### design.v
`timescale 1ns / 1ps
module axi_to_apb_bridge (
    input  logic        clk,
    input  logic        rst_n,
    input  logic [31:0] awaddr,
    input  logic        awvalid,
    output logic        awready,
    input  logic [31:0] wdata,
    input  logic        wvalid,
    output logic        wready,
    output logic        bvalid,
    input  logic        bready,
    output logic        PSEL,
    output logic        PENABLE,
    output logic        PWRITE,
    output logic [31:0] PADDR,
    output logic [31:0] PWDATA
);
    typedef enum logic [2:0] {IDLE, SETUP, ACCESS, WAIT_DONE} state_t;
    state_t state;
    logic [31:0] addr_reg;
    int burst_cnt;
    localparam int burst_len = 4;
    always_ff @(posedge clk or negedge rst_n) begin
        if (!rst_n) begin
            state     <= IDLE;
            awready   <= 0;
            wready    <= 0;
            bvalid    <= 0;
            PSEL      <= 0;
            PENABLE   <= 0;
            PWRITE    <= 0;
            PADDR     <= 0;
            PWDATA    <= 0;
            addr_reg  <= 0;
            burst_cnt <= 0;
        end else begin
            case (state)
                IDLE: begin
                    if (awvalid) begin
                        awready <= 1;
                    end
                    if (awvalid && awready) begin
                        addr_reg  <= awaddr;
                        burst_cnt <= 0;
                        awready   <= 0;
                        state     <= SETUP;
                    end
                end
                SETUP: begin
                    if (wvalid) begin
                        wready  <= 1;
                        PADDR   <= addr_reg;
                        PWDATA  <= wdata;
                        PWRITE  <= 1;
                        PSEL    <= 1;
                        state   <= ACCESS;
                    end
                end
                ACCESS: begin
                    wready  <= 0;
                    PENABLE <= 1;
                    state   <= WAIT_DONE;
                end
                WAIT_DONE: begin
                    PENABLE <= 0;
                    PSEL    <= 0;
                    PWRITE  <= 0;
                    burst_cnt <= burst_cnt + 1;
                    addr_reg  <= addr_reg + 4;
                    if (burst_cnt == burst_len - 1) begin
                        bvalid <= 1;
                        state  <= IDLE;
                    end else begin
                        state <= SETUP;
                    end
                end
            endcase
            if (bvalid && bready) begin
                bvalid <= 0;
                awready <= 1;
                burst_cnt  <= 0;
            end
        end
    end
endmodule
### run.sh
#!/bin/bash
# the make line also repeats each setting of config.mk as NAME=value (left out here)
make -C /OpenROAD-flow-scripts/flow DESIGN_CONFIG=/design/flow/config.mk WORK_HOME=/design/flow/orfs CLKGATE_MAP_FILE= finish
### config.mk
export PLATFORM = sky130hd
export DESIGN_NAME = axi_to_apb_bridge
export DESIGN_NICKNAME = axi_to_apb_bridge
export VERILOG_FILES = /design/flow/design.v
export SDC_FILE = /design/flow/constraint.sdc
export NUM_CORES = 4
export LEC_CHECK = 0
export CAP_MARGIN = 40
export CELL_PAD_IN_SITES_GLOBAL_PLACEMENT = 2
export CORE_ASPECT_RATIO = 0.5
export CORE_MARGIN = 2
export CORE_UTILIZATION = 53
export CTS_CLUSTER_DIAMETER = 288
export CTS_CLUSTER_SIZE = 99
export HOLD_SLACK_MARGIN = -0.1
export PLACE_DENSITY = 0.87
export SETUP_SLACK_MARGIN = -0.24
export SLEW_MARGIN = 20
export TNS_END_PERCENT = 15
### constraint.sdc
create_clock -name core_clock -period 5.0 [get_ports {clk}]
set_input_delay 1.0000 -clock core_clock [delete_from_list [all_inputs] [get_ports {clk}]]
set_output_delay 1.0000 -clock core_clock [all_outputs]
set_load 0.01 [all_outputs]
==> writeup.txt, run 1 <==
Synthesized flop and latch total: 137. The region available for standard cell placement spans 0.0126 mm2. The count of flip-flops with a built-in enable after synthesis is 0. The tool reported: "[ERROR GPL-0301] Utilization 104.872 % exceeds 100%". The area fraction in and, or, nand and nor cells after synthesis is 17.1%. The aoi/oai-family share of the synthesized area is 11.3%. Yosys reports that the most numerous cell types are sky130_fd_sc_hd__dfrtp_1 (136), sky130_fd_sc_hd__mux2_2 (84), sky130_fd_sc_hd__nand2_1 (65). Post-synth the commonest register cell is sky130_fd_sc_hd__dfrtp_1. Pin placement for this block handled 139 I/O pins. The fraction of synthesis flops using an asynchronous set or reset pin was 100%.

The most common cell in the netlist is sky130_fd_sc_hd__dfrtp_1. Last stage reached: global placement. The run gives 0.366% for the area fraction in full adders, half adders and majority gates. The area of the mapped netlist is 0.00683 mm2, and the net count after synthesis is 714. In this run the biggest area consumer among cell types represents 49.8% of the synthesized area. Yosys stat counts 643 cells in the synthesized netlist. Averaged over all synthesized cells, the footprint is 10.6 um2. The largest total area in the synthesized netlist belongs to sky130_fd_sc_hd__dfrtp_1.

The tools report the row count as 29. Yosys shows that the main logic family after synthesis is simple AND/OR/NAND/NOR gates. The count of warnings emitted by yosys is 1, and the floorplan die width is 165 um. The flow did not finish. The stat command in Yosys gives a chip area of 0.00683 mm2. The synthesis run shows multiplexers occupying 16.9% of the cell area. In this run the vertical extent of the chip is 84.3 um. With the floorplan-stage core utilization at 54.1%, the gate count after technology mapping is 643.

The number of distinct library cell variants in the gate-level netlist after synthesis came out at 59. For reference, the top cells by area after synthesis are sky130_fd_sc_hd__dfrtp_1 (50%), sky130_fd_sc_hd__mux2_2 (14%), sky130_fd_sc_hd__nand2_1 (3.6%). After floorplanning, the die was sized to cover 0.0139 mm2. After synthesis, flip-flops and latches occupy 50.2% of the total area. The run gives 1.03% for the post-synthesis share of cell area spent on xor and xnor gates.
==> run 2: changes to the inputs <==
- ABC_AREA: default -> 1
- CAP_MARGIN: 40 -> 25
- CELL_PAD_IN_SITES_DETAIL_PLACEMENT: default -> 1
- CELL_PAD_IN_SITES_GLOBAL_PLACEMENT: 2 -> default
- CORE_ASPECT_RATIO: 0.5 -> 1.43
- CORE_UTILIZATION: 53 -> 36
- CTS_CLUSTER_DIAMETER: 288 -> default
- CTS_CLUSTER_SIZE: 99 -> default
- GPL_ROUTABILITY_DRIVEN: default -> 0
- GPL_TIMING_DRIVEN: default -> 0
- HOLD_SLACK_MARGIN: -0.1 -> default
- PLACE_DENSITY: 0.87 -> default
- SETUP_SLACK_MARGIN: -0.24 -> 0.34
- TNS_END_PERCENT: 15 -> default
==> writeup.txt, run 2 <==
The total core area was 0.0199 mm2 (+58%). The run gives 0 as the final routed DRC violation total. In this run the critical register-to-register path is launched from addr_reg[3]. The area fraction in and, or, nand and nor cells after synthesis is 36.6% (+19 points).

Per report_power, the Sequential row totals 1.85 mW. The most critical setup path has its startpoint at PSEL. The floorplan-stage core utilization was 36.3% (-18 points); the clock-net power was 1.38 mW. Ranked by total cell area, the synthesized netlist is headed by sky130_fd_sc_hd__dfrtp_1 (47%), sky130_fd_sc_hd__nand2_1 (20%), sky130_fd_sc_hd__nor2_1 (7.0%). Looking at the critical path, the single cell with the biggest stage delay is sky130_fd_sc_hd__clkdlybuf4s50_1. Entering global routing, the biggest net connects 80 pins. With the cell resize tally after clock tree synthesis at 0, the total power divided by cell area is 526 mW/mm2. Sequential element share of the synthesized area: 47.3% (-2.9 points).

Count of warnings emitted by yosys: 1 (unchanged). The OpenROAD report gives the critical path a required time of 4000 ps. The met2 capacity usage during global routing is 43.6%, and the met1 usage in global routing is 25.7%.

Max-cap violations in this run came to 0. With the number of top-level pins at 139 (unchanged), the combinational gate area is 0.00332 mm2. CTS placed an instance of sky130_fd_sc_hd__clkbuf_16 at the clock tree root. The critical path ends at PWRITE. The average instance area after synthesis is 7.12 um2 (-33%), and the CTS sink count is 137. Clock-pin slew of the registers on the worst-case setup and hold paths: 60 ps.

The number of stages on the worst setup path works out to 2. Among all cell types in the netlist, the one instantiated most often is sky130_fd_sc_hd__nand2_1. The tools report the sort of element at the start of the critical path as a flop.

The run gives 36.3% for the logic gate share of total power. The count of flip-flops with a built-in enable after synthesis is 0 (unchanged), and the number of design-rule violations left by the first detailed-router iteration is 392. The leading register cell type out of synthesis was sky130_fd_sc_hd__dfrtp_1.

After synthesis, the most frequently instantiated cells are sky130_fd_sc_hd__nand2_1 (387), sky130_fd_sc_hd__dfrtp_1 (136), sky130_fd_sc_hd__nor2_1 (136). For this run, the detailed router's first-pass iteration total came to 4. The final count of negative-setup-slack endpoints is 0, and the final wirelength is 24300 um. In this run, the clock network consumes 27.2% of the power. Timing would allow up to 0.406 GHz. Number of antenna violations at the first check in global routing: 0. Of the total power, the share spent switching nets is 36.9%. The largest driver fanout on the critical path is 3. Between clock sinks in the finished design, the worst skew comes to 8.39 ps. The fraction of synthesis flops using an asynchronous set or reset pin works out to 100% (unchanged). Traced cell by cell, the critical path runs through buf_4 -> clkdlybuf4s50_1.

The run gives 0 as the number of nets still failing antenna checks after routing. Across the whole layout, storage elements account for 0.00343 mm2. Combinational family with the most area after synthesis: simple AND/OR/NAND/NOR gates. Per the GRT congestion report, total overflow comes to 0. The area of the mapped netlist is 0.00725 mm2 (+6.1%). The detailed placer reported the number of placed instances as 1413.

The number of cells on the worst hold path is listed as 0. The first global-routing pass estimated 39600 um of wire. The clock passes through at most 2 buffers. The run gives 520 ps for the longest individual stage delay on the worst path. The run gives 4.08% as the global routing met3 resource utilization. The start-to-end type of the worst setup path is flop to output port. The terminating pin of the worst hold path is state[3]. For this run, the post-layout net count is 1247. In this run, power in combinational logic comes to 1.84 mW. The arrival time of data at the critical path endpoint came out at 1460 ps. The vertical extent of the die came out at 174 um (+110%). TritonCTS built the clock tree. After the flow finishes, the layout carries non-filler instances totaling 1445.

The routed design ends up with an antenna cell count of 0. The worst register-to-register path depth is 10. The routed design could run at a clock period as short as 2460 ps. The run gives 1018 (+58%) as the cell count in the Yosys report.

Setup repair after global routing left no endpoint under its margin. The final timing report lists a max-slew violation count of 0. The synthesized flop and latch total was 137 (unchanged). The run gives 0 for the hold buffer count at CTS. The slew at the pin with the worst max-slew slack works out to 606 ps. The post-synthesis chip area from yosys is 0.00725 mm2 (+6.1%).

The flow ran to the end and the layout has no timing, DRC or antenna violations. STA classifies the critical path endpoint as an output port. Of all cell types, the one taking the most synthesized area is sky130_fd_sc_hd__dfrtp_1. The area growth from synthesis to layout is 32.7%. Detailed placement finished with a half-perimeter wire length of 18500 um.

The row count was 62 (+110%). The tools report the endpoint of the worst-slack reg-to-reg timing path as addr_reg[28]. The script reports the combined buffer and inverter count of the critical path as 2. Internal power comes to 3.20 mW. Overall power consumption after layout is estimated at 5.06 mW. The via density per instance is 5.09, and the leakage power total is 4.43 nW. Gate count after technology mapping: 1018 (+58%). For the worst min-delay path, the startpoint reported by OpenROAD is state[1]. The clock network latency to the later pin of the worst-skew pair was 430 ps; the area of all placed cells without fillers was 0.00962 mm2. The switching component of the power was reported as 1.87 mW.

The multiplexer share of the synthesized area was 0.155% (-17 points). The final critical-path share of the clock period was 49.2%. The via count of the first global-routing pass is 8027.

The count of buffers inserted at the top-level ports is 138, and the worst voltage drop across the vdd grid is 0.000248 V. The detailed-route via count was 7361; the headroom to the max-slew limit was 59.6%. For the net count after synthesis, the log shows 1089 (+53%).

Looking at the group totals, the largest power group turns out to be registers. The area fraction in full adders, half adders and majority gates is 0.345% (-0.021 points). The tools report the level count of the clock H-tree as 4. Post-CTS timing repair inserted 0 buffers for setup. The proportion of netlist area held by the largest area contributor is 47.0% (-2.8 points). In this run the most used layer during global routing was met2. The type recorded for the worst min-delay path is flop to flop.

The top cell family by delay on the critical path was buffers and inverters. The stage logs contain a warning count of 26. The run gives 16.8 um for the routed length per placed instance.

The final number of hold-violating endpoints was 0; the sequential share of power was 36.5%. The floorplan die width works out to 123 um (-25%). The tools report the number of distinct library cell variants in the gate-level netlist after synthesis as 35 (-41%).

The setup slack of the most critical reg-to-reg path is 3130 ps. The post-synthesis share of cell area spent on xor and xnor gates is 0.363% (-0.66 points). Counting the buffers created by CTS gives 17. For this run, the total global-route usage over all layers was measured as 24.0%. With the aoi/oai-family share of the synthesized area at 8.32% (-3.0 points), the total placed instance area is 0.00898 mm2. The logs give 0.0213 mm2 (+54%) for the overall die area and 48.2% for the post-route core utilization.

The number of fillers in the final layout was 2501.
[run 2: layout make-up]
| type | instances | share of cell area (%) |
|---|---|---|
| sequential | 137 | 35.7 |
| multi-input combinational | 758 | 34.5 |
| timing repair buffer | 139 | 14.7 |
| clock buffer | 18 | 4.46 |
| inverter | 92 | 3.62 |
| tap | 256 | 3.33 |
| clock inverter | 14 | 2.17 |
| buffer | 31 | 1.56 |
[run 2: per-stage QoR]
step,TNS [ps],worst slack (ps),hold slack (ps)
finish,0,2540,402
global route,0,2500,427
CTS,0,2520,411
detailed placement,0,2220,396
global placement,-412800,-3040,384
floorplan,0,3160,369
[run 2: layer usage]
layer / wire length, um / vias to the layer above
li1: - / 3507
met1: 9260 / 3605
met2: 13100 / 174
met3: 858 / 75
met4: 1130 / 0
met5: 0 / -
==> run 3: changes to the inputs <==
- CAP_MARGIN: 25 -> 20
- CELL_PAD_IN_SITES_DETAIL_PLACEMENT: 1 -> default
- CORE_ASPECT_RATIO: 1.43 -> default
- CORE_UTILIZATION: 36 -> 68
- CTS_CLUSTER_DIAMETER: default -> 197
- CTS_CLUSTER_SIZE: default -> 37
- GPL_ROUTABILITY_DRIVEN: 0 -> default
- GPL_TIMING_DRIVEN: 0 -> default
- PLACE_DENSITY: default -> 0.35
- SETUP_SLACK_MARGIN: 0.34 -> default
- clock period: 5.0 -> 1.83 ns (I/O delays scaled with it)
==> writeup.txt, run 3 <==
Flip-flop and latch power: 5.30 mW (+190%). Looking at area per cell type in the netlist, the leader is sky130_fd_sc_hd__dfrtp_1. With the global placer's final weighted congestion at 0.961, the area fraction in full adders, half adders and majority gates is 0.345% (unchanged).

The clock-pin slew of the registers on the worst-case setup and hold paths is 70 ps (about the same), and the clock network latency to the later pin of the worst-skew pair is 560 ps (+130 ps). The slew at the pin with the worst max-slew slack is 388 ps (-218 ps). For the worst setup slack after layout, the log shows -124 ps (-2660 ps). The fraction of synthesis flops using an asynchronous set or reset pin was 100% (unchanged); the leakage power total was 4.70 nW (+6.0%). The clock-net power was 3.62 mW (+160%). For reference, the top cells by area after synthesis are sky130_fd_sc_hd__dfrtp_1 (47%), sky130_fd_sc_hd__nand2_1 (20%), sky130_fd_sc_hd__nor2_1 (7.0%). Floorplan die width: 107 um (-13%).

The worst voltage drop across the vdd grid was 0.00108 V (+330%). The commonest cells after synthesis are sky130_fd_sc_hd__nand2_1 (387), sky130_fd_sc_hd__dfrtp_1 (136), sky130_fd_sc_hd__nor2_1 (136). The run gives 2260 ps (-1740 ps) for the endpoint required time on the critical path. Count of warnings emitted by yosys: 1 (unchanged). The run gives 0 (unchanged) for the final routed DRC violation total. Per the synth stats, the flop cell with the highest instance count is sky130_fd_sc_hd__dfrtp_1. The run gives 37 (-40%) as the row count. Listed in order, past its start point the critical path passes nand2_1 -> nor2_1 -> nand2_1 -> nor2_4 -> nand2_1 -> nand2_1 -> nand3_1 -> nand2_1 -> nand2_1.

The critical path capture point type is a flop. The run gives 47.3% (unchanged) for the sequential element share of the synthesized area. TritonCTS built the clock tree. The reasons given for failing layout checks are setup timing.

The run gives 73.8% (+14 points) as the headroom to the max-slew limit. The run gives 22.6 um (+34%) for the routed length per placed instance. The overall die area is 0.0115 mm2 (-46%).

The count of cells along the worst register-to-register path is 9 (-1), and the aoi/oai-family share of the synthesized area is 8.32% (unchanged). Setup repair after global routing could not meet its margin everywhere. The tools report the via count of the first global-routing pass as 8461 (+5.4%). In this build the clock could be raised as far as 0.512 GHz. Number of buffer and inverter instances along the worst setup path: 0 (-2).

Vertical extent of the die: 107 um (-38%). Top cell family by delay on the critical path: simple AND/OR/NAND/NOR gates. The floorplan-stage core utilization was 70.2% (+34 points). Note that the worst hold path type here is input pin to asynchronous set/reset pin. For this design, the slowest cell found on the critical path is sky130_fd_sc_hd__dfrtp_1.

The clock tree buffer depth is 2 (unchanged), and the count of flip-flops with a built-in enable after synthesis is 0 (unchanged). Power dissipated by switching net loads: 6.00 mW (+220%). Post-synthesis chip area from yosys: 0.00725 mm2 (unchanged). The run gives 0 (unchanged) for the final number of hold-violating endpoints.

The run gives 0.00725 mm2 (unchanged) for the area of the mapped netlist. Of the combinational cells, the family taking the most area is simple AND/OR/NAND/NOR gates. With the post-route clock skew at 18.1 ps (+9.72 ps), the number of top-level pins is 139 (unchanged).

The longest individual stage delay on the worst path was 430 ps (-90 ps). By startpoint and endpoint, the worst setup path is classified as flop to flop. For the final count of negative-setup-slack endpoints, the log shows 19 (+19). The tools report the number of distinct library cell variants in the gate-level netlist after synthesis as 35 (unchanged). The run gives 30 (+15%) for the OpenROAD warning count.

The post-synthesis share of cell area spent on xor and xnor gates works out to 0.363% (unchanged). The sort of element at the start of the critical path is a flop. Relative to the synthesized area, the layout overhead comes to 32.3%.

The switching part of the total is 41.3% (+4.4 points). The largest driver fanout on the critical path was 4 (+1); the TritonCTS buffer count was 17 (unchanged). The area fraction in and, or, nand and nor cells after synthesis was 36.6% (unchanged); the arrival time of data at the critical path endpoint was 2380 ps (+920 ps).

With the maximum number of pins on one net before global-route repair at 53 (-34%), the first-pass GRT wire length is 43500 um (+9.9%). Endpoint of the worst-slack reg-to-reg timing path: addr_reg[30]. The multiplexer share of the synthesized area is 0.155% (unchanged), and the final critical-path share of the clock period is 107% (+58 points). The total core area came out at 0.0103 mm2 (-48%). The run gives 14.5 mW (+190%) as the total chip power.

The cell count in the Yosys report came out at 1018 (unchanged). The run gives 4 (unchanged) for the level count of the clock H-tree. The run finished, with violations left. The total power divided by cell area works out to 1520 mW/mm2 (+190%). The biggest power consumer among the groups is combinational logic. Placed wire-length estimate: 14900 um (-19%). Capture point of the worst path: addr_reg[30]. The logs give 0 (unchanged) for the final number of max-transition violations and 1236 (-0.88%) for the total number of nets in the final design. The logic gate share of total power is 38.6% (+2.3 points). STA lists the startpoint of the worst register-to-register path as addr_reg[8]. Global router's overall resource usage: 49.5% (+26 points). The run gives 5.61 mW (+200%) as the power dissipated in combinational cells.

The proportion of netlist area held by the largest area contributor is 47.0% (unchanged), and the total placed instance area is 0.00888 mm2 (-1.1%). The cell sitting at the root of the clock tree is a sky130_fd_sc_hd__clkbuf_8. The synthesized flop and latch total is 137 (unchanged). The via density per instance was 6.74 (+32%); the count of buffers inserted at the top-level ports was 138 (unchanged). The internal cell power is 8.53 mW (+170%), and the average instance area after synthesis is 7.12 um2 (unchanged). The setup slack of the most critical reg-to-reg path is -120 ps (-3250 ps), and the number of antenna diodes is 0 (unchanged). The run gives 0 (unchanged) as the number of nets still failing antenna checks after routing. With the final wirelength at 29700 um (+22%), the net count after synthesis is 1089 (unchanged).

For the number of antenna violations at the first check in global routing, the log shows 0 (unchanged). The number of design-rule violations left by the first detailed-router iteration was 1822 (+360%). The tools report the sequential share of power as 36.5% (about the same).

The tools report the count of max-cap constraint violations as 0 (unchanged). The global-route congestion overflow total was 0 (unchanged). The detailed-route via count is 8847 (+20%), and the relative contribution of the clock network to total power is 24.9% (-2.3 points). The tools report the gate count after technology mapping as 1018 (unchanged).

OpenSTA lists the critical path startpoint as addr_reg[8]. In this design, the critical path's most frequently occurring cell is sky130_fd_sc_hd__nand2_1. Most common cell in the netlist: sky130_fd_sc_hd__nand2_1.

The CTS sink count is 137 (unchanged), and the number of stages on the worst setup path is 9 (+7). The run gives 0.00958 mm2 (-0.35%) for the area of all placed cells without fillers. The total iterations of the first detailed-routing run came out at 22 (+18).

Subtracting the final worst setup slack from the clock period gives 1950 ps.
run 3: repair_timing:
| action | CTS | global route |
|---|---|---|
| cloned | 0 | 0 |
| hold endpoints to repair | 29 | 0 |
| gates resized | 16 | 35 |
| setup buffers | 0 | 1 |
| hold buffers | 1 | 0 |
| setup endpoints to repair | 16 | 39 |
| pin swaps | 0 | 1 |
run 3: stage by stage:
step	hold slack (ps)	TNS, ps	worst slack, ps	std cells	utilization, %
CTS	286	0	1.31	1312	91.8
floorplan	70.4	0	421	1018	-
finish	285	-751	-124	1313	92.8
global placement	270	0	23.0	1280	86.0
detailed placement	277	-110	-49.8	1280	86.0
global route	311	-1480	-335	1313	92.8
run 3: area by class of cell:
type / count / area, um2
clock buffers: 21 / 449
clock inverters: 10 / 145
fillers: 397 / 739
inverters: 92 / 348
multi-input cells: 758 / 3380
flip-flops and latches: 137 / 3430
well taps: 136 / 170
repair buffers: 159 / 1660
run 3: per-layer routing:
layer	share of wire [%]	wire length [um]	track usage, %
met1	31	9340	59.1
met2	45	13400	78.8
met3	14	4020	14.5
met4	9.9	2940	30.9
met5	0	0	0
==> run 4: changes to the inputs <==
- ABC_AREA: 1 -> default
- CELL_PAD_IN_SITES_DETAIL_PLACEMENT: default -> 1
- CORE_UTILIZATION: 68 -> 40
- CTS_CLUSTER_DIAMETER: 197 -> default
- CTS_CLUSTER_SIZE: 37 -> default
- PLACE_DENSITY: 0.35 -> default
- SETUP_SLACK_MARGIN: default -> 0.34
- clock period: 1.83 -> 5.0 ns (I/O delays scaled with it)
==> writeup.txt, run 4 <==
The flow ran to the end and the layout has no timing, DRC or antenna violations. Flip-flop and latch power: 1.96 mW (-63%). The global router's overall resource usage was 22.5% (-27 points). The run gives 66.5% (-40 points) for the final critical-path share of the clock period. The first-pass GRT wire length is 32100 um (-26%).

The critical path is of the input pin to flop type. The level count of the clock H-tree is 4 (unchanged), and the maximum number of pins on one net before global-route repair is 61 (+15%). The number of top-level pins came out at 139 (unchanged). The run gives 3.75 nW (-20%) as the leakage power total. The number of buffer and inverter instances along the worst setup path works out to 1 (+1). The largest driver fanout on the critical path was 28 (+24); the total placed instance area was 0.00836 mm2 (-5.9%). The type of the tightest min-delay check was flop to flop.

The count of flip-flops with a built-in enable after synthesis is 0 (unchanged). The startpoint identified for the worst register-to-register timing path is state[0]. The area fraction in and, or, nand and nor cells after synthesis is 17.1% (-19 points). With the floorplan die width at 135 um (+26%), the power dissipated in combinational cells is 1.96 mW (-65%).

For the final worst hold slack, the log shows 431 ps (+146 ps). The run gives 440 ps (-120 ps) as the clock network latency to the later pin of the worst-skew pair. The routed length per placed instance was 19.6 um (-13%). Setup repair after global routing left no endpoint under its margin. The final timing report derives a shortest allowable period of 3320 ps.

Final routed DRC violation total: 0 (unchanged). Total power divided by cell area: 584 mW/mm2 (-61%). The hold buffer count at CTS is 0 (-1), and the logic gate share of total power is 37.4% (-1.2 points).

Per the synth stats, the flop cell with the highest instance count is sky130_fd_sc_hd__dfrtp_1. Ranked by power, first place goes to registers. The tools report the detailed-route via count as 5692 (-36%). Sorting the synthesized cells by how often they occur yields sky130_fd_sc_hd__dfrtp_1 (136), sky130_fd_sc_hd__mux2_2 (84), sky130_fd_sc_hd__nand2_1 (65). The cell resize tally after clock tree synthesis was 0 (-16); the internal cell power was 3.38 mW (-60%).

The relative contribution of the clock network to total power was 25.1% (+0.2 points); the vertical extent of the die was 135 um (+26%). The final number of hold-violating endpoints was 0 (unchanged); the number of design-rule violations left by the first detailed-router iteration was 265 (-85%). Longest individual stage delay on the worst path: 850 ps (+420 ps).

The run gives 0.871 (-9.4%) for the global placer's final weighted congestion. In this design, the largest share of critical-path delay is due to AND-OR/OR-AND gates. The number of buffers added for setup after CTS came out at 0 (unchanged). The most common cell in the netlist was sky130_fd_sc_hd__dfrtp_1. The count of cells along the worst register-to-register path was 5 (-4). The tools report the placed wire-length estimate as 13700 um (-8.4%).

The final wirelength came out at 19600 um (-34%). Via count of the first global-routing pass: 6109 (-28%). The slowest library cell on the worst path was sky130_fd_sc_hd__a311oi_1. Per STA, the startpoint of the critical path is awvalid. Clock tree buffer depth: 2 (unchanged). TritonCTS built the clock tree. The sort of element at the start of the critical path is an input pin. According to the timing report, the critical path is captured at burst_cnt[11]. The OpenROAD warning count was 26 (-13%). The tools report the post-synthesis chip area from yosys as 0.00683 mm2 (-5.7%). The switching part of the total works out to 35.5% (-5.8 points). The worst hold path begins at state[1]. Total core area: 0.0166 mm2 (+61%).

The run gives 1.86 mW (-69%) as the power dissipated by switching net loads. In this run the critical path is formed by clkdlybuf4s50_1 -> nand3_2 -> a311oi_1 -> nand2_1 -> o2bb2ai_1 -> a21o_1. The worst voltage drop across the vdd grid was 0.000362 V (-66%). The slew at the pin with the worst max-slew slack is 928 ps (+539 ps), and the proportion of netlist area held by the largest area contributor is 49.8% (+2.8 points). The run gives 0 ps (+751 ps) for the total negative setup slack. The total number of nets in the final design is 838 (-32%), and the headroom to the max-slew limit is 37.6% (-36 points). With the CTS sink count at 137 (unchanged), the overall die area is 0.0181 mm2 (+58%).

The tools report the net count after synthesis as 714 (-34%). The sequential element share of the synthesized area was 50.2% (+2.9 points); the post-synthesis share of cell area spent on xor and xnor gates was 1.03% (+0.66 points). The count of max-cap constraint violations came out at 0 (unchanged).

Endpoint of the worst-slack reg-to-reg timing path: burst_cnt[11]. The arrival time of data at the critical path endpoint is 3650 ps (+1270 ps), and the final number of max-transition violations is 0 (unchanged). The fraction of synthesis flops using an asynchronous set or reset pin was 100% (unchanged). The tools report the gate count after technology mapping as 643 (-37%). The run gives 11.3% (+3.0 points) for the aoi/oai-family share of the synthesized area.

Critical path capture point type: a flop. The count of buffers inserted at the top-level ports is 138 (unchanged). The run gives 137 (unchanged) for the synthesized flop and latch total. The multiplexer share of the synthesized area is 16.9% (+17 points). The average instance area after synthesis was 10.6 um2 (+49%); the row count was 47 (+27%). The number of nets still failing antenna checks after routing is 0 (unchanged), and the via density per instance is 5.69 (-16%). The area fraction in full adders, half adders and majority gates came out at 0.366% (+0.021 points).

The clock-pin slew of the registers on the worst-case setup and hold paths is 60 ps (about the same). Yosys attributes the largest share of cell area to sky130_fd_sc_hd__dfrtp_1 (50%), sky130_fd_sc_hd__mux2_2 (14%), sky130_fd_sc_hd__nand2_1 (3.6%). Total iterations of the first detailed-routing run: 4 (-82%). For the area of all placed cells without fillers, the log shows 0.00897 mm2 (-6.4%). The clock root buffer is sky130_fd_sc_hd__clkbuf_16. The TritonCTS buffer count is 17 (unchanged). The sequential share of power is 37.5% (+1.0 points).

The run gives 643 (-37%) for the cell count in the Yosys report. The cell type that accounts for the most area after synthesis is sky130_fd_sc_hd__dfrtp_1. The run gives 0 (-19) as the final count of negative-setup-slack endpoints. Hold analysis shows the worst path with a depth of 0. STA shows the worst min-delay path finishing at state[3].

The tools report the endpoint required time on the critical path as 5320 ps (+3060 ps). The number of antenna diodes is 0 (unchanged). The tools report the area of the mapped netlist as 0.00683 mm2 (-5.7%). With the number of stages on the worst setup path at 6 (-3), the number of antenna violations at the first check in global routing is 0 (unchanged). Among the non-sequential cells, simple AND/OR/NAND/NOR gates take the most area. The total chip power is 5.24 mW (-64%), and the number of distinct library cell variants in the gate-level netlist after synthesis is 59 (+69%).

With the area growth from synthesis to layout at 31.4%, the global-route congestion overflow total is 0 (unchanged). For this run, the top clock speed supported by timing is 0.301 GHz. The run gives 10.5 ps (-7.63 ps) as the post-route clock skew.

The count of warnings emitted by yosys is 1 (unchanged), and the setup slack of the most critical reg-to-reg path is 2300 ps (+2420 ps). The run gives 1.32 mW (-64%) for the clock-net power. The tools report the floorplan-stage core utilization as 41.0% (-29 points). The tools report the post-route core utilization as 53.9% (-39 points).
==> run 4: cell type report <==
class | instances | area, um2
fillers | 1787 | 7670
flip-flops and latches | 137 | 3430
multi-input cells | 457 | 3190
repair buffers | 143 | 1420
clock buffers | 18 | 439
well taps | 220 | 275
clock inverters | 14 | 175
inverters | 11 | 41.3
==> run 4: metrics by stage <==
stage	std cells	setup slack, ps
6_report	1000	1680
5_1_grt	1000	1460
4_1_cts	1000	1700
3_5_place_dp	968	1240
3_3_place_gp	968	1420
2_1_floorplan	643	2700
==> run 4: routing by layer <==
metal,wire length (um),vias to the layer above,global-route usage [%]
li1,-,2639,-
met1,8390,2898,28.4
met2,9600,136,37.0
met3,1370,19,7.73
met4,211,0,6.08
met5,0,-,0
==> run 5: changes to the inputs <==
- CELL_PAD_IN_SITES_DETAIL_PLACEMENT: 1 -> default
- CORE_UTILIZATION: 40 -> 66
- CTS_CLUSTER_SIZE: default -> 37
- SETUP_SLACK_MARGIN: 0.34 -> 0.28
- SLEW_MARGIN: 20 -> 35
- clock period: 5.0 -> 2.11 ns (I/O delays scaled with it)
==> writeup.txt, run 5 <==
The run finished, with violations left. The checks that failed were setup timing. The count of cells along the worst register-to-register path came out at 6 (+1).

The tools report the number of top-level pins as 139 (unchanged). The run gives 1 (+1) as the number of antenna violations at the first check in global routing. The total power divided by cell area came out at 1480 mW/mm2 (+150%).

The run gives 70 ps (about the same) for the clock-pin slew of the registers on the worst-case setup and hold paths. The logs give 0.00127 V (+250%) for the worst voltage drop across the vdd grid and 1 (unchanged) for the count of warnings emitted by yosys. The run gives 0 (unchanged) for the final number of hold-violating endpoints. The sort of element at the start of the critical path is a flop.

After layout, the minimum clock period comes to 2200 ps. The run gives 73.2% (+36 points) for the met2 capacity usage during global routing. The most crowded layer after global routing was met2. With the gate count after technology mapping at 643 (unchanged), the final routed DRC violation total is 0 (unchanged). The run gives 3.09 mW (+130%) for the clock-net power. The logic gate share of total power is 42.8% (+5.4 points).

For reference, the critical path is launched at burst_cnt[10]. For this run, the top clock speed supported by timing is 0.454 GHz. The synthesized flop and latch total was 137 (unchanged); the sequential element share of the synthesized area was 50.2% (unchanged). The tools report the arrival time of data at the critical path endpoint as 2620 ps (-1030 ps).

In the post-synthesis netlist, the biggest area contributors are sky130_fd_sc_hd__dfrtp_1 (50%), sky130_fd_sc_hd__mux2_2 (14%), sky130_fd_sc_hd__nand2_1 (3.6%). For the power dissipated by switching net loads, the log shows 6.12 mW (+230%). Setup repair after global routing could not meet its margin everywhere. The global routing met3 resource utilization is 13.0% (+5.3 points), and the level count of the clock H-tree is 4 (unchanged). Floorplan die width: 106 um (-21%).

With the area of the mapped netlist at 0.00683 mm2 (unchanged), the global-route congestion overflow total is 0 (unchanged). The run gives 0 (unchanged) for the number of nets still failing antenna checks after routing. The via count of the first global-routing pass was 6775 (+11%).

The fraction of synthesis flops using an asynchronous set or reset pin works out to 100% (unchanged). The detailed-route via count came out at 7926 (+39%). The count of flip-flops with a built-in enable after synthesis works out to 0 (unchanged). The global router's overall resource usage is 44.7% (+22 points). The tools report the clock root buffer as sky130_fd_sc_hd__clkbuf_8. The most common cell in the netlist is sky130_fd_sc_hd__dfrtp_1. The final wirelength was 33500 um (+71%); the average instance area after synthesis was 10.6 um2 (unchanged). The routed length per placed instance is 33.9 um (+73%), and the final count of negative-setup-slack endpoints is 5 (+5).

The run gives 550 ps (-300 ps) for the longest individual stage delay on the worst path. In this run the worst hold path is classified as input pin to asynchronous set/reset pin. The run gives 1.03% (unchanged) for the post-synthesis share of cell area spent on xor and xnor gates. The total number of nets in the final design was 908 (+8.4%); the number of fillers in the final layout was 311 (-83%).

The via density per instance is 8.02 (+41%). The placed wire-length estimate is 13100 um (-4.0%), and the internal cell power is 8.06 mW (+140%). The overall die area came out at 0.0112 mm2 (-38%).

The total chip power was 14.2 mW (+170%). The row count is 37 (-21%). The proportion of netlist area held by the largest area contributor is 49.8% (unchanged). The slowest library cell on the worst path was sky130_fd_sc_hd__dfrtp_1. The relative contribution of the clock network to total power is 21.8% (-3.3 points), and the final number of max-transition violations is 0 (unchanged). The cell sequence reported for the critical path is buf_4 -> nand2_1 -> nor3_1 -> nand3_1 -> xor2_1 -> nor2_1.

The run gives -56.7 ps (-1290 ps) for the setup slack after placement. The number of stages on the worst setup path was 6 (unchanged). The tools report the clock network latency to the later pin of the worst-skew pair as 590 ps (+150 ps). The endpoint required time on the critical path was 2530 ps (-2790 ps); the floorplan-stage core utilization was 67.1% (+26 points). In the synthesized netlist, the dominant kind of combinational cell is simple AND/OR/NAND/NOR gates. The tools report the clock tree buffer depth as 2 (unchanged).

With the number of design-rule violations left by the first detailed-router iteration at 2098 (+690%), the global placer's final weighted congestion is 0.893 (+2.5%). Looking at area per cell type in the netlist, the leader is sky130_fd_sc_hd__dfrtp_1. The run gives 6.06 mW (+210%) as the power dissipated in combinational cells. With the post-route clock skew at 20.2 ps (+9.67 ps), the worst setup slack after layout is -90.6 ps (-1770 ps).

The maximum number of pins on one net before global-route repair was 50 (-18%); the area growth from synthesis to layout was 40.1%. The run gives 5.03 mW (+160%) for the flip-flop and latch power. With the met1 usage in global routing at 55.2% (+27 points), the count of max-cap constraint violations is 0 (unchanged). The tools report the endpoint of the worst-slack reg-to-reg timing path as burst_cnt[14].

Setup slack of the most critical reg-to-reg path: -90 ps (-2390 ps). The final worst hold slack was 391 ps (-40.6 ps); the OpenROAD warning count was 31 (+19%). Number of buffer and inverter instances along the worst setup path: 1 (unchanged). Area fraction in and, or, nand and nor cells after synthesis: 17.1% (unchanged). Start-to-end type of the worst setup path: flop to flop. The TritonCTS buffer count came out at 17 (unchanged). The area fraction in full adders, half adders and majority gates is 0.366% (unchanged). Biggest power consumer among the groups: combinational logic. The cell count in the Yosys report was 643 (unchanged). The final critical-path share of the clock period came out at 104% (+38 points). For reference, the top cells by count after synthesis are sky130_fd_sc_hd__dfrtp_1 (136), sky130_fd_sc_hd__mux2_2 (84), sky130_fd_sc_hd__nand2_1 (65).

The multiplexer share of the synthesized area was 16.9% (unchanged). The commonest register cell is sky130_fd_sc_hd__dfrtp_1. The net count after synthesis came out at 714 (unchanged). The cell family contributing the most delay on the critical path is simple AND/OR/NAND/NOR gates. According to the timing report, the critical path is captured at burst_cnt[14]. The run gives 59 (unchanged) for the number of distinct library cell variants in the gate-level netlist after synthesis. Post-synthesis chip area from yosys: 0.00683 mm2 (unchanged).

The worst setup path is captured at a flop. The total iterations of the first detailed-routing run is 17 (+13). The total core area is 0.0102 mm2 (-39%), and the largest driver fanout on the critical path is 6 (-79%).

The headroom to the max-slew limit is 44.5% (+6.9 points). The leakage power total is 4.15 nW (+11%), and the switching part of the total is 43.1% (+7.6 points). TritonCTS built the clock tree. The aoi/oai-family share of the synthesized area is 11.3% (unchanged), and the sequential share of power is 35.5% (-2.0 points). The count of buffers inserted at the top-level ports works out to 138 (unchanged). The run gives 106 um (-21%) for the vertical extent of the die. The slew at the pin with the worst max-slew slack is 833 ps (-94.6 ps). The logs give 137 (unchanged) for the CTS sink count and 38000 um (+18%) for the first-pass GRT wire length.

In this run the critical register-to-register path is launched from burst_cnt[10].
==> run 5: through the flow <==
stage,setup TNS (ps),utilization [%],cells,cell area (um2)
floorplan,0,-,643,6830
global placement,0,83.9,913,8550
detailed placement,-183,83.9,913,8550
CTS,0,90.6,961,9220
global route,-1750,94.0,988,9570
finish,-274,94.0,988,9570
==> run 5: area by class of cell <==
class	count	area (um2)	area share [%]
flip-flops and latches	137	3470	36.2
multi-input cells	457	3370	35.2
repair buffers	213	1960	20.4
clock buffers	22	443	4.63
well taps	136	170	1.78
clock inverters	10	124	1.29
inverters	11	41.3	0.431
diodes	2	5.00	0.0523
==> run 5: repair_timing <==
| action | CTS | global route |
|---|---|---|
| hold endpoints to repair | 46 | 0 |
| pin swaps | 4 | 15 |
| hold buffers | 1 | 0 |
| endpoints found under the setup margin | 93 | 29 |
| resized | 97 | 39 |
| setup buffers | 15 | 25 |
==> run 5: per-layer routing <==
layer	part of all wire (%)	vias up
li1	-	2779
met1	30	3591
met2	42	1080
met3	16	472
met4	12	4
met5	0.36	-
==> run 6: changes to the inputs <==
- CORE_UTILIZATION: 66 -> 56
- CTS_CLUSTER_SIZE: 37 -> 91
- SETUP_SLACK_MARGIN: 0.28 -> -0.15
- SLEW_MARGIN: 35 -> 20
- TNS_END_PERCENT: default -> 15
- clock period: 2.11 -> 4.01 ns (I/O delays scaled with it)
==> writeup.txt, run 6 <==
The flow ran to the end and the layout has no timing, DRC or antenna violations. Looking at the critical path, the single cell with the biggest stage delay is sky130_fd_sc_hd__a311oi_1. The run gives 840 (-7.5%) as the total number of nets in the final design.

The proportion of netlist area held by the largest area contributor was 49.8% (unchanged); the power dissipated by switching net loads was 2.16 mW (-65%). The start-to-end type of the worst setup path was input pin to flop. The global router's overall resource usage is 27.0% (-18 points), and the placed wire-length estimate is 11500 um (-12%).

Yosys reports that the most numerous cell types are sky130_fd_sc_hd__dfrtp_1 (136), sky130_fd_sc_hd__mux2_2 (84), sky130_fd_sc_hd__nand2_1 (65). The most common cell in the netlist is sky130_fd_sc_hd__dfrtp_1. The count of max-cap constraint violations was 0 (unchanged). The post-route clock skew is 6.69 ps (-13.5 ps), and the cell count in the Yosys report is 643 (unchanged). The final number of max-transition violations is 0 (unchanged). Traced cell by cell, the critical path runs through clkdlybuf4s50_1 -> nand3_2 -> a311oi_1 -> nand2_1 -> nor4b_1 -> a21o_1. Setup repair after global routing left no endpoint under its margin. In the hold timing report, the worst path depth is 0. The total core area was 0.0120 mm2 (+17%). The most used flip-flop cell after synthesis is sky130_fd_sc_hd__dfrtp_1. The switching part of the total is 33.7% (-9.5 points). Subtracting the final worst setup slack from the clock period gives 2360 ps.

The sequential element share of the synthesized area was 50.2% (unchanged). In the hold report, the worst path ends at state[3]. According to the timing report, the critical path is launched from awvalid. Number of nets still failing antenna checks after routing: 0 (unchanged). The count of cells along the worst register-to-register path was 5 (-1). The average instance area after synthesis is 10.6 um2 (unchanged).

For the hold buffer count at CTS, the log shows 0 (-1). STA lists the endpoint of the worst register-to-register path as addr_reg[31]. Number of stages on the worst setup path: 6 (unchanged). The setup slack of the most critical reg-to-reg path is 1780 ps (+1870 ps), and the relative contribution of the clock network to total power is 24.4% (+2.6 points). The arrival time of data at the critical path endpoint came out at 2720 ps (+100 ps). Beginning of the worst hold path: state[1]. Multiplexer share of the synthesized area: 16.9% (unchanged). TritonCTS built the clock tree. STA lists the startpoint of the worst register-to-register path as addr_reg[5]. The count of warnings emitted by yosys was 1 (unchanged). The tools report the clock root buffer as sky130_fd_sc_hd__clkbuf_16.

The top cell family by delay on the critical path is AND-OR/OR-AND gates. The synthesis report lists the most area-consuming cells as sky130_fd_sc_hd__dfrtp_1 (50%), sky130_fd_sc_hd__mux2_2 (14%), sky130_fd_sc_hd__nand2_1 (3.6%). With the number of distinct library cell variants in the gate-level netlist after synthesis at 59 (unchanged), the area growth from synthesis to layout is 29.7%. The fmax is 0.424 GHz.

With the largest driver fanout on the critical path at 9 (+3), the level count of the clock H-tree is 4 (unchanged). The run gives 430 ps (-160 ps) for the clock network latency to the later pin of the worst-skew pair. The area fraction in and, or, nand and nor cells after synthesis came out at 17.1% (unchanged).

With the number of buffer and inverter instances along the worst setup path at 1 (unchanged), the synthesized flop and latch total is 137 (unchanged). The internal cell power was 4.24 mW (-47%). The count of buffers inserted at the top-level ports came out at 138 (unchanged). The run gives 0 (-1) as the number of antenna violations at the first check in global routing. The sort of element at the start of the critical path is an input pin. The critical path ends at burst_cnt[11]. The tools report the total negative setup slack as 0 ps (+274 ps). The run gives 5576 (-18%) as the via count of the first global-routing pass.

The final critical-path share of the clock period is 58.8% (-46 points), and the overall die area is 0.0131 mm2 (+17%). The logic gate share of total power is 37.7% (-5.1 points), and the post-synthesis share of cell area spent on xor and xnor gates is 1.03% (unchanged). The net count after synthesis is 714 (unchanged), and the global placer's final weighted congestion is 0.868 (-2.7%). The tools report the area of the mapped netlist as 0.00683 mm2 (unchanged). The flip-flop and latch power is 2.42 mW (-52%). The run gives 0.00683 mm2 (unchanged) as the post-synthesis chip area from yosys. With the TritonCTS buffer count at 17 (unchanged), the gate count after technology mapping is 643 (unchanged). The tools report the final worst hold slack as 450 ps (+59.5 ps).

STA classifies the critical path endpoint as a flop. Number of antenna diodes: 0 (-2). Number of top-level pins: 139 (unchanged).

The routed length per placed instance was 18.4 um (-46%); the total iterations of the first detailed-routing run was 5 (-12). Ranked by power, first place goes to registers. The leakage power total is 3.74 nW (-10%). The tools report the floorplan-stage core utilization as 57.1% (-10 points).

The headroom to the max-slew limit was 42.2% (-2.3 points); the vertical extent of the die was 114 um (+8.2%). The logs give 0.000484 V (-62%) for the worst voltage drop across the vdd grid and 0 (unchanged) for the global-route congestion overflow total. The cell type with the highest aggregate area in the netlist was sky130_fd_sc_hd__dfrtp_1. The number of buffers added for setup after CTS is 0 (-15).

The detailed-route via count was 5687 (-28%); the total chip power was 6.40 mW (-55%). The final number of hold-violating endpoints is 0 (unchanged). Footprint of the flip-flops and latches: 0.00343 mm2 (-1.0%).

Among the non-sequential cells, simple AND/OR/NAND/NOR gates take the most area. With the longest individual stage delay on the worst path at 600 ps (+50 ps), the fraction of synthesis flops using an asynchronous set or reset pin is 100% (unchanged). The tools report the final routed DRC violation total as 0 (unchanged). The run gives 2.42 mW (-60%) for the power dissipated in combinational cells.

The via density per instance was 6.12 (-24%). Aoi/oai-family share of the synthesized area: 11.3% (unchanged). The final wirelength is 17100 um (-49%). The clock-pin slew of the registers on the worst-case setup and hold paths works out to 60 ps (about the same). The count of flip-flops with a built-in enable after synthesis was 0 (unchanged); the row count was 40 (+8.1%). The run gives 114 um (+8.2%) for the floorplan die width. The run gives 94 (+88%) as the maximum number of pins on one net before global-route repair. The area fraction in full adders, half adders and majority gates was 0.366% (unchanged); the total power divided by cell area was 722 mW/mm2 (-51%).

The run gives 2 (unchanged) as the clock tree buffer depth. Type of the tightest min-delay check: flop to flop. The first-pass GRT wire length came out at 27400 um (-28%).

For the endpoint required time on the critical path, the log shows 4370 ps (+1840 ps). OpenROAD warning count: 28 (-9.7%). The final count of negative-setup-slack endpoints is 0 (-5). The run gives 0 (-100%) for the cell resize tally after clock tree synthesis. The combinational gate area was 0.00319 mm2 (-5.2%); the sequential share of power was 37.9% (+2.4 points). The clock-net power came out at 1.56 mW (-50%).

The logs give 860 (+180%) for the number of fillers in the final layout and 490 (-77%) for the number of design-rule violations left by the first detailed-router iteration. The slew at the pin with the worst max-slew slack works out to 867 ps (+34.0 ps). CTS sink count: 137 (unchanged).
## run 6: layer usage
| metal | up-vias | wire (um) | GRT usage (%) |
|---|---|---|---|
| met1 | 2835 | 7500 | 35.2 |
| met3 | 27 | 1270 | 11.2 |
| li1 | 2645 | - | - |
| met4 | 0 | 218 | 8.21 |
| met5 | - | 0 | 0 |
| met2 | 180 | 8100 | 41.3 |
## run 6: final cells by class
cell class                      count  share of cell area (%)
Clock inverter                      9                    1.38
Timing Repair Buffer              145                    16.2
Clock buffer                       23                    5.17
Inverter                           11                   0.466
Tap cell                          147                    2.08
Sequential cell                   137                    38.7
Multi-Input combinational cell    457                    36.0
## run 6: per-stage QoR
stage	instances	util (%)	cell area [um2]	setup WS [ps]
floorplan	643	-	6830	1910
global placement	897	69.2	8280	1250
detailed placement	897	69.2	8280	1220
CTS	929	74.1	8860	1640
global route	929	74.1	8860	1540
finish	929	74.1	8860	1650
==> run 7: changes to the inputs <==
- CELL_PAD_IN_SITES_GLOBAL_PLACEMENT: default -> 2
- CORE_ASPECT_RATIO: default -> 0.5
- CORE_UTILIZATION: 56 -> 40
- CTS_CLUSTER_DIAMETER: default -> 288
- CTS_CLUSTER_SIZE: 91 -> 63
- HOLD_SLACK_MARGIN: default -> -0.1
- SETUP_SLACK_MARGIN: -0.15 -> -0.5
- clock period: 4.01 -> 5.0 ns (I/O delays scaled with it)
==> writeup.txt, run 7 <==
The flow ran to the end and the layout has no timing, DRC or antenna violations. The run gives 1.75 mW (-19%) as the power dissipated by switching net loads. The run gives 0.0166 mm2 (+38%) for the total core area. The tree is rooted in a sky130_fd_sc_hd__clkbuf_16. The count of warnings emitted by yosys was 1 (unchanged).

The CTS sink count was 137 (unchanged). The aoi/oai-family share of the synthesized area is 11.3% (unchanged). The post-route clock skew is 8.94 ps (+2.26 ps). The longest individual stage delay on the worst path was 770 ps (+170 ps). The TritonCTS buffer count was 17 (unchanged).

The via density per instance works out to 5.45 (-11%). With the routed length per placed instance at 18.0 um (-1.9%), the number of buffers added for setup after CTS is 0 (unchanged). The internal cell power came out at 3.41 mW (-20%).

The worst setup path is captured at a flop. For the detailed-route via count, the log shows 5485 (-3.6%). Number of design-rule violations left by the first detailed-router iteration: 264 (-46%). Sort of element at the start of the critical path: an input pin. The tools report the global-route congestion overflow total as 0 (unchanged). For the final worst hold slack, the log shows 450 ps (+0.177 ps). The run gives 0.0182 mm2 (+39%) for the overall die area. The setup slack of the most critical reg-to-reg path was 2550 ps (+770 ps); the count of max-cap constraint violations was 0 (unchanged).

With the worst voltage drop across the vdd grid at 0.000285 V (-41%), the final number of max-transition violations is 0 (unchanged). After synthesis, the most frequently instantiated cells are sky130_fd_sc_hd__dfrtp_1 (136), sky130_fd_sc_hd__mux2_2 (84), sky130_fd_sc_hd__nand2_1 (65). The via count of the first global-routing pass is 5655 (+1.4%), and the slew at the pin with the worst max-slew slack is 1070 ps (+204 ps). The signal on the critical path passes through clkdlybuf4s50_1 -> a21bo_2 -> and3_1 -> a41oi_1 -> a31oi_1. The number of stages on the worst hold path is 0 (unchanged).

The run gives 0 (unchanged) as the number of nets still failing antenna checks after routing. The count of flip-flops with a built-in enable after synthesis works out to 0 (unchanged). The commonest register cell is sky130_fd_sc_hd__dfrtp_1.

The tools report the total placed instance area as 0.00838 mm2 (+1.2%). Setup repair after global routing left no endpoint under its margin. The smallest clock period supported by the final layout is computed as 2850 ps.

The run gives 28 (unchanged) for the OpenROAD warning count. The critical path in this run is classified as input pin to flop. The floorplan die width was 189 um (+65%). The critical path ends at burst_cnt[22].

The count of buffers inserted at the top-level ports works out to 138 (unchanged). For the total iterations of the first detailed-routing run, the log shows 5 (unchanged). The final count of negative-setup-slack endpoints was 0 (unchanged); the multiplexer share of the synthesized area was 16.9% (unchanged). The met2 capacity usage during global routing was 34.0% (-7.3 points); the cell count in the Yosys report was 643 (unchanged).

The layer flagged by global routing as most heavily used is met2. Area fraction in full adders, half adders and majority gates: 0.366% (unchanged). The global routing met3 resource utilization was 9.06% (-2.1 points). For the relative contribution of the clock network to total power, the log shows 25.2% (+0.8 points). Per STA, the startpoint of the critical path is awvalid. The endpoint of the worst-slack reg-to-reg timing path is addr_reg[31].

The logs give 2150 ps (+496 ps) for the worst setup slack after layout and 0 (unchanged) for the number of antenna violations at the first check in global routing. The net count after synthesis was 714 (unchanged). TritonCTS built the clock tree. The run gives 59 (unchanged) as the number of distinct library cell variants in the gate-level netlist after synthesis. The synthesized flop and latch total is 137 (unchanged).

With the largest driver fanout on the critical path at 22 (+13), the total power divided by cell area is 575 mW/mm2 (-20%). The run gives 1.93 mW (-20%) as the flip-flop and latch power. The final routed DRC violation total is 0 (unchanged), and the power dissipated in combinational cells is 1.93 mW (-20%). The number of top-level pins was 139 (unchanged); the post-synthesis share of cell area spent on xor and xnor gates was 1.03% (unchanged). The total chip power is 5.16 mW (-19%).

The run gives 41.3% (-16 points) as the floorplan-stage core utilization. The top cell family by delay on the critical path was AND-OR/OR-AND gates. Proportion of netlist area held by the largest area contributor: 49.8% (unchanged). The worst hold path begins at state[1].

The tools report the area of all placed cells without fillers as 0.00898 mm2 (+1.3%). With the area fraction in and, or, nand and nor cells after synthesis at 17.1% (unchanged), the final wirelength is 18200 um (+6.3%). The total negative setup slack came out at 0 ps (unchanged).

The most common cell in the netlist is sky130_fd_sc_hd__dfrtp_1. The largest individual stage delay along the critical path comes from the cell sky130_fd_sc_hd__and3_1. The run gives 10.6 um2 (unchanged) for the average instance area after synthesis. Endpoint required time on the critical path: 5340 ps (+970 ps). The run gives 0 (unchanged) as the cell resize tally after clock tree synthesis. The headroom to the max-slew limit was 28.0% (-14 points); the number of stages on the worst setup path was 5 (-1).

The switching part of the total is 34.0% (+0.30 points). The global placer's final weighted congestion is 0.799 (-8.0%), and the clock-net power is 1.30 mW (-17%). The biggest power consumer among the groups is registers. Number of standard cells in the final layout excluding fillers: 1007 (+8.4%). The run gives 2 (unchanged) as the clock tree buffer depth. Sequential share of power: 37.5% (-0.4 points). Row count: 33 (-18%). The leakage power total is 3.73 nW (-0.26%), and the number of antenna diodes is 0 (unchanged).

The tools report the global router's overall resource usage as 21.0% (-6.0 points). The run gives 0.351 GHz as the fmax. The number of buffer and inverter instances along the worst setup path was 1 (unchanged). For the first-pass GRT wire length, the log shows 29700 um (+8.6%). The count of cells along the worst register-to-register path was 5 (unchanged); the total number of nets in the final design was 840 (unchanged). The tools report the clock network latency to the later pin of the worst-skew pair as 420 ps (about the same). By area the synthesized netlist is led by sky130_fd_sc_hd__dfrtp_1 (50%), sky130_fd_sc_hd__mux2_2 (14%), sky130_fd_sc_hd__nand2_1 (3.6%).

Area of the mapped netlist: 0.00683 mm2 (unchanged). The endpoint of the worst hold path is reported as state[3]. With the post-synthesis chip area from yosys at 0.00683 mm2 (unchanged), the sequential element share of the synthesized area is 50.2% (unchanged).

The placed wire-length estimate came out at 12400 um (+8.2%). The arrival time of data at the critical path endpoint is 3190 ps (+470 ps), and the gate count after technology mapping is 643 (unchanged). Cell type with the highest aggregate area in the netlist: sky130_fd_sc_hd__dfrtp_1. With the cell count after placement at 977 (+8.9%), the fraction of synthesis flops using an asynchronous set or reset pin is 100% (unchanged). The vertical extent of the die is 96.4 um (-16%), and the clock-pin slew of the registers on the worst-case setup and hold paths is 60 ps (about the same). For the maximum number of pins on one net before global-route repair, the log shows 76 (-19%). The most critical min-delay path falls under flop to flop.

Number of fillers in the final layout: 1455 (+69%). The final number of hold-violating endpoints was 0 (unchanged). The setup slack after placement was 1710 ps (+490 ps). The launch point of the worst register-to-register path is recorded as addr_reg[4].

With the final critical-path share of the clock period at 57.0% (-1.8 points), the logic gate share of total power is 37.3% (-0.4 points). Relative to the synthesized area, the layout overhead comes to 31.4%. The hold buffer count at CTS is 0 (unchanged), and the level count of the clock H-tree is 4 (unchanged). The met1 usage in global routing came out at 26.1% (-9.1 points).

Post-route core utilization: 54.2% (-20 points). For reference, the top logic cell family by area is simple AND/OR/NAND/NOR gates.
## run 7: routing by layer
metal / part of all wire (%) / vias to the layer above
met1: 45 / 2708
met4: 0.90 / 0
met5: 0 / -
li1: - / 2634
met2: 45 / 127
met3: 8.9 / 16
## run 7: area by class of cell
class	instances	area, um2	share of cell area (%)
clock buffer	20	447	4.98
clock inverter	10	146	1.63
timing repair buffer	145	1440	16.0
multi-input combinational	457	3190	35.6
sequential	137	3430	38.2
tap	227	284	3.16
inverter	11	41.3	0.460
==> run 8: changes to the inputs <==
- ABC_AREA: default -> 1
- CAP_MARGIN: 20 -> 0
- CELL_PAD_IN_SITES_GLOBAL_PLACEMENT: 2 -> default
- CORE_ASPECT_RATIO: 0.5 -> default
- CORE_UTILIZATION: 40 -> 72
- CTS_CLUSTER_DIAMETER: 288 -> 322
- CTS_CLUSTER_SIZE: 63 -> 72
- HOLD_SLACK_MARGIN: -0.1 -> default
- PLACE_DENSITY_LB_ADDON: default -> 0.01
- SETUP_SLACK_MARGIN: -0.5 -> 0.27
- TNS_END_PERCENT: 15 -> default
- clock period: 5.0 -> 0.917 ns (I/O delays scaled with it)
==> writeup.txt, run 8 <==
The flow did not finish. The flow stopped in global placement. The tool reported: "[ERROR FLW-0024] Place density exceeds 1.0 (current PLACE_DENSITY_LB_ADDON =  0.01). Please check if the value of  PLACE_DENSITY_LB_ADDON is between 0 and 0.99". The floorplan-stage core utilization came out at 74.1% (+33 points). The run gives 35 (-41%) as the number of distinct library cell variants in the gate-level netlist after synthesis.

The area fraction in full adders, half adders and majority gates is 0.345% (-0.021 points), and the aoi/oai-family share of the synthesized area is 8.32% (-3.0 points). The vertical extent of the die is 104 um (+8.2%), and the area fraction in and, or, nand and nor cells after synthesis is 36.6% (+19 points). With the row count at 36 (+9.1%), the average instance area after synthesis is 7.12 um2 (-33%). Count of flip-flops with a built-in enable after synthesis: 0 (unchanged).

The proportion of netlist area held by the largest area contributor is 47.0% (-2.8 points). With the cell count in the Yosys report at 1018 (+58%), the number of top-level pins is 139 (unchanged). Leading register cell type out of synthesis: sky130_fd_sc_hd__dfrtp_1. Yosys shows that the main logic family after synthesis is simple AND/OR/NAND/NOR gates.

In the post-synthesis netlist, the cell with the most instances is sky130_fd_sc_hd__nand2_1. Ranked by instance count, the synthesized netlist is headed by sky130_fd_sc_hd__nand2_1 (387), sky130_fd_sc_hd__dfrtp_1 (136), sky130_fd_sc_hd__nor2_1 (136). Post-synthesis share of cell area spent on xor and xnor gates: 0.363% (-0.66 points).

The multiplexer share of the synthesized area is 0.155% (-17 points), and the gate count after technology mapping is 1018 (+58%). The overall die area is 0.0109 mm2 (-40%). The run gives 0.00977 mm2 (-41%) for the total core area. The count of warnings emitted by yosys was 1 (unchanged). Cell type with the highest aggregate area in the netlist: sky130_fd_sc_hd__dfrtp_1. By area the synthesized netlist is led by sky130_fd_sc_hd__dfrtp_1 (47%), sky130_fd_sc_hd__nand2_1 (20%), sky130_fd_sc_hd__nor2_1 (7.0%).

The run gives 104 um (-45%) for the floorplan die width. For the area of the mapped netlist, the log shows 0.00725 mm2 (+6.1%). The net count after synthesis was 1089 (+53%); the synthesized flop and latch total was 137 (unchanged). The fraction of synthesis flops using an asynchronous set or reset pin came out at 100% (unchanged). Sequential element share of the synthesized area: 47.3% (-2.9 points). Post-synthesis chip area from yosys: 0.00725 mm2 (+6.1%).
==> run 9: changes to the inputs <==
- ABC_AREA: 1 -> default
- CAP_MARGIN: 0 -> 20
- CORE_UTILIZATION: 72 -> 65
- CTS_CLUSTER_DIAMETER: 322 -> default
- CTS_CLUSTER_SIZE: 72 -> default
- PLACE_DENSITY_LB_ADDON: 0.01 -> default
- SETUP_SLACK_MARGIN: 0.27 -> default
- clock period: 0.917 -> 3.43 ns (I/O delays scaled with it)
==> writeup.txt, run 9 <==
The flow ran to the end and the layout has no timing, DRC or antenna violations. The area fraction in and, or, nand and nor cells after synthesis came out at 17.1% (-19 points). The run gives 5963 as the via count of the first global-routing pass. The run gives 3.76 nW for the leakage power total. Combinational cells account for 38.1% of the total power. The final max-slew violation count recorded for this run is 0. The run gives 840 as the total number of nets in the final design. Walking the critical path from launch to capture passes 5 cell instances. The proportion of netlist area held by the largest area contributor was 49.8% (+2.8 points).

Per the layout area report, the combinational gate area comes to 0.00319 mm2. Per the power-grid run, VDD falls by no more than 0.000712 V. The biggest power consumer among the groups was registers. The TritonCTS buffer count is 17. As reported, the later end of the worst-skew pair has a clock insertion delay of 540 ps.

With the count of flip-flops with a built-in enable after synthesis at 0 (unchanged), the total iterations of the first detailed-routing run is 8. Entering global routing, the biggest net connects 62 pins. The run gives 37 (+2.8%) for the row count. After layout, the worst setup slack is 898 ps. The worst setup path is captured at a flop. The final routed DRC violation total is 0.

The most critical setup path has its startpoint at addr_reg[5]. The detailed router placed 5869 vias in this run. The post-route core utilization was 86.2%.

The fraction of synthesis flops using an asynchronous set or reset pin was 100% (unchanged). Combinational family with the most area after synthesis: simple AND/OR/NAND/NOR gates. With the floorplan die width at 107 um (+2.1%), the flip-flop and latch power is 2.89 mW. The post-synthesis share of cell area spent on xor and xnor gates works out to 1.03% (+0.66 points). Summed over all layers, the global routing overflow is 0. From synthesis to final layout, the design area changed by 29.7%. Summed over all nets, the switching power comes to 2.68 mW. The slowest stage of the critical path belongs to the cell sky130_fd_sc_hd__nor4_1.

The beginning of the worst register-to-register path was addr_reg[5]. The average instance area after synthesis works out to 10.6 um2 (+49%). Across the routed clock network, the largest skew measured is 9.11 ps. Counting instances in the post-synthesis netlist gives the leading cell types as sky130_fd_sc_hd__dfrtp_1 (136), sky130_fd_sc_hd__mux2_2 (84), sky130_fd_sc_hd__nand2_1 (65).

The run gives 918 for the number of standard cells in the final layout excluding fillers. The slew at the pin with the worst max-slew slack was 973 ps. With the number of top-level pins at 139 (unchanged), the longest individual stage delay on the worst path is 860 ps. Setup repair after global routing left no endpoint under its margin.

CTS built an H-tree with a depth of 4. Summed over all failing endpoints, the final setup total negative slack is 0 ps. Data on the critical path arrives at its endpoint at 2920 ps.

The area fraction in full adders, half adders and majority gates is 0.366% (+0.021 points). The stage logs contain a warning count of 28. The count of warnings emitted by yosys came out at 1 (unchanged). Clock-pin slew of the registers on the worst-case setup and hold paths: 60 ps. By area the synthesized netlist is led by sky130_fd_sc_hd__dfrtp_1 (50%), sky130_fd_sc_hd__mux2_2 (14%), sky130_fd_sc_hd__nand2_1 (3.6%). The number of buffers added for setup after CTS was 0. In the setup report, the worst path falls into the class flop to flop. The net count after synthesis was 714 (-34%).

The clock root buffer is sky130_fd_sc_hd__clkbuf_8. In the routed netlist, the antenna diode instances number 0. The clock network consumes a total of 1.80 mW. The worst setup path is launched from a flop. The final number of hold-violating endpoints was 0; the aoi/oai-family share of the synthesized area was 11.3% (+3.0 points).

Number of distinct library cell variants in the gate-level netlist after synthesis: 59 (+69%). The global router's overall resource usage was 35.2%. Sorting the Yosys area breakdown by cell type puts at the top sky130_fd_sc_hd__dfrtp_1. The sequential share of power came out at 38.2%. The most common cell in the netlist is sky130_fd_sc_hd__dfrtp_1. The most repeated library cell on the critical path is sky130_fd_sc_hd__nand4_1.

The tools report the area of the mapped netlist as 0.00683 mm2 (-5.7%). For the overall die area, the log shows 0.0113 mm2 (+4.3%). The violation tally recorded at the end of detailed-routing iteration 0 is 505. The run gives 0 as the number of antenna violations at the first check in global routing. The clock net in this run drives a total of 137 sinks.

TritonCTS built the clock tree. The run gives 2 as the clock tree buffer depth. Looking at the cell usage after synthesis, the top flip-flop cell is sky130_fd_sc_hd__dfrtp_1.

After detailed placement, the design holds a cell count of 886. Fill cells in the final layout number 545. The final critical path takes up 73.8% of the cycle. The run gives 34.5% as the headroom to the max-slew limit.

The layout report lists the combined flip-flop and latch area as 0.00343 mm2. RePlAce ended its routability-driven mode at a weighted congestion of 0.896. Combinational power for this build is 2.89 mW. STA reports the tightest min-delay check as being of type input pin to asynchronous set/reset pin. Gate count after technology mapping: 643 (-37%).

The number of hold buffers added after CTS was 0. Per the detail_route report, vias per standard cell equal 6.39. The capture point of the worst register-to-register path is recorded as addr_reg[31]. Listed in order, past its start point the critical path passes nand4_1 -> nor4_1 -> nand4_1 -> mux2i_1 -> a21oi_1.

With the routed length per placed instance at 20.6 um, the multiplexer share of the synthesized area is 16.9% (+17 points). For the total core area, the log shows 0.0103 mm2 (+5.1%). The run gives 0 for the count of max-cap constraint violations.

The number of buffer and inverter instances along the worst setup path came out at 0. In this design, the largest share of critical-path delay is due to simple AND/OR/NAND/NOR gates. Per the finish-stage timing summary, setup violations number 0.

The run gives 50.2% (+2.9 points) for the sequential element share of the synthesized area. The capture point of the worst path was addr_reg[31]. STA puts the critical path data required time at 3820 ps. The post-synthesis chip area from yosys came out at 0.00683 mm2 (-5.7%). The internal cell power came out at 4.90 mW. The setup slack after placement is 755 ps, and the final wirelength is 18900 um. The run gives 0 as the cell resize tally after clock tree synthesis. The setup slack of the most critical reg-to-reg path was 900 ps; the synthesized flop and latch total was 137 (unchanged). The vertical extent of the die was 107 um (+2.1%); the total chip power was 7.58 mW.

The run gives 856 mW/mm2 for the total power divided by cell area. The count of nets left with antenna violations once routing finished came out at 0. Cell count in the Yosys report: 643 (-37%). The tools report the first-pass GRT wire length as 30500 um.

The placed wire-length estimate is 11900 um. The routed design could run at a clock period as short as 2530 ps. The count of buffers added on input and output ports is 138. Of the total power, the clock network draws 23.7%. Along the worst path, the maximum fanout reaches 8.

The switching part of the total is 35.4%, and the floorplan-stage core utilization is 66.5% (-7.7 points). Counting cells, the worst reg-to-reg path comes to 5. The run gives 0.395 GHz for the fmax.
[run 9: per-stage QoR]
stage | hold slack, ps | area (um2)
finish | 115 | 8860
floorplan | 390 | 6830
global route | 153 | 8860
CTS | 131 | 8860
detailed placement | 410 | 8280
global placement | 406 | 8280
[run 9: routing by layer]
layer / vias up / track usage [%] / share of wire [%]
met5: - / 0 / 0
met1: 2870 / 44.5 / 39
met4: 0 / 13.1 / 3.0
li1: 2641 / - / -
met2: 296 / 56.0 / 49
met3: 62 / 12.4 / 9.5
[run 9: final cells by class]
class	count	area share (%)
Tap cell	136	1.92
Clock buffer	20	5.14
Inverter	11	0.466
Sequential cell	137	38.7
Clock inverter	12	1.37
Timing Repair Buffer	145	16.3
Multi-Input combinational cell	457	36.0
Power and IR drop assume default switching activity.
